== oak ==
// AHB2CAN_top
module AHB2CAN_top
(
	input logic HCLK, HRESETn, HWRITE, HSEL,
	input logic [31:0] HADDR, HWDATA,
	input logic [1:0] HTRANS,
	input logic [2:0] HBURST, HSIZE,
	output logic [31:0] HRDATA,
	output logic HRESP, HREADYOUT,
	input logic rx_data,
	output logic tx_data
);
Settings: LEC_CHECK=0, CAP_MARGIN=5, CELL_PAD_IN_SITES_DETAIL_PLACEMENT=0, CELL_PAD_IN_SITES_GLOBAL_PLACEMENT=0, CORE_MARGIN=2, CORE_UTILIZATION=72, CTS_CLUSTER_DIAMETER=98, CTS_CLUSTER_SIZE=14, HOLD_SLACK_MARGIN=-0.09, MAX_ROUTING_LAYER=met4, PLACE_DENSITY_LB_ADDON=0.28, SETUP_SLACK_MARGIN=0.62, SLEW_MARGIN=20; clock period 4.94 ns.
run.sh (not shown) runs the stock make flow with config.mk's settings and CLKGATE_MAP_FILE=.
For pine, these inputs were changed with respect to oak:
Settings: clearing CTS_CLUSTER_SIZE, which used to be 14; clearing SETUP_SLACK_MARGIN, which used to be 0.62; clearing HOLD_SLACK_MARGIN, which used to be -0.09; clearing MAX_ROUTING_LAYER, which used to be met4; clearing CTS_CLUSTER_DIAMETER, which used to be 98; putting PLACE_DENSITY at 0.39 where nothing was set; clearing CELL_PAD_IN_SITES_DETAIL_PLACEMENT, which used to be 0; clearing CELL_PAD_IN_SITES_GLOBAL_PLACEMENT, which used to be 0; clearing PLACE_DENSITY_LB_ADDON, which used to be 0.28; swapping 5 for 20 in CAP_MARGIN.
Notes after the runs:
- pine reached the final stage; the timing, DRC and antenna checks on its layout passed.
- [pine] relative contribution of the clock network to total power rose 6.1 points relative to oak
- | buffer count excluding the clock tree in the final layout | lower: pine |
- pine against oak: layout clock buffer count went down 3, post-layout worst setup margin went down 0.031 ns, final antenna-violating net count held.
- Area of the mapped netlist of pine is on par with oak.
- In the tables for oak and pine, static power due to leakage reads higher with pine.
- Going from oak to pine, transition time of the tightest slew-check pin shrinks by 0.030 ns.
- pine ends up with higher met1 usage in global routing than oak does.
- Comparing post-placement worst setup slack for oak and pine, the bigger number came from pine.
- Re share of the synthesized netlist area taken by xor and xnor gates: no difference whatsoever between pine and oak.
--- input diff pine..birch ---
Settings: changing CORE_UTILIZATION from 72 to 70; setting SETUP_SLACK_MARGIN to 0.69 for the first time; removing PLACE_DENSITY (formerly 0.39); setting CTS_CLUSTER_DIAMETER to 100 for the first time.
Findings:
From pine to birch the numbers moved as follows: critical path depth went up 1, wire length of the first global-routing pass moved up, combinational share of cell area rose by 0.36 points, sequential share of layout area saw a decrease, clock latency on the worst-skew pair neither gained nor lost much.
STATUS core footprint: birch loses against pine
Non-clock buffer instance count of the final layout | birch above pine
Design area (birch vs. pine) increases by a few percent
[compare] base=pine new=birch: total power after layout shows a reduction of about 2.8%; hold-fix buffer count after cts shows no meaningful change.
Higher pin count of the biggest net entering global routing goes to pine over birch.
The inputs of maple differ from those of birch as listed below.
Settings: a change of CORE_UTILIZATION from 70 to 61; a deleted CTS_CLUSTER_DIAMETER that had been 100; a deleted SETUP_SLACK_MARGIN that had been 0.69.
==> results <==
maple — power about 4.4% higher, birch as reference
Lower number of clock buffer instances in the layout was reported by maple, not birch.
Taking birch as the reference, in maple finished layout cell area went down about 2%; final standard cell count with taps included and fillers excluded increased by 1.5% relative to the old numbers; smallest hold slack now sits lower; cell-internal power +4.9%.
Note that the tap cell count recorded for birch amounts to 0.881 times the value seen in maple.
### maple -> cedar
Settings: a change of CORE_UTILIZATION from 61 to 66; a change of the clock period (ns, I/O delays scaled along) from 4.94 to 3.19.
--- outcome ---
From the logs: cedar reached the end of the flow and failed the layout checks with negative setup slack.
Comparing maple and cedar, non-clock buffer count is higher on cedar.
Comparing cedar with maple, the peak per-stage delay on the critical path came out essentially unchanged.
Relative to maple, the final total power measured on cedar has increased by more than half.
Power and IR drop assume default switching activity.
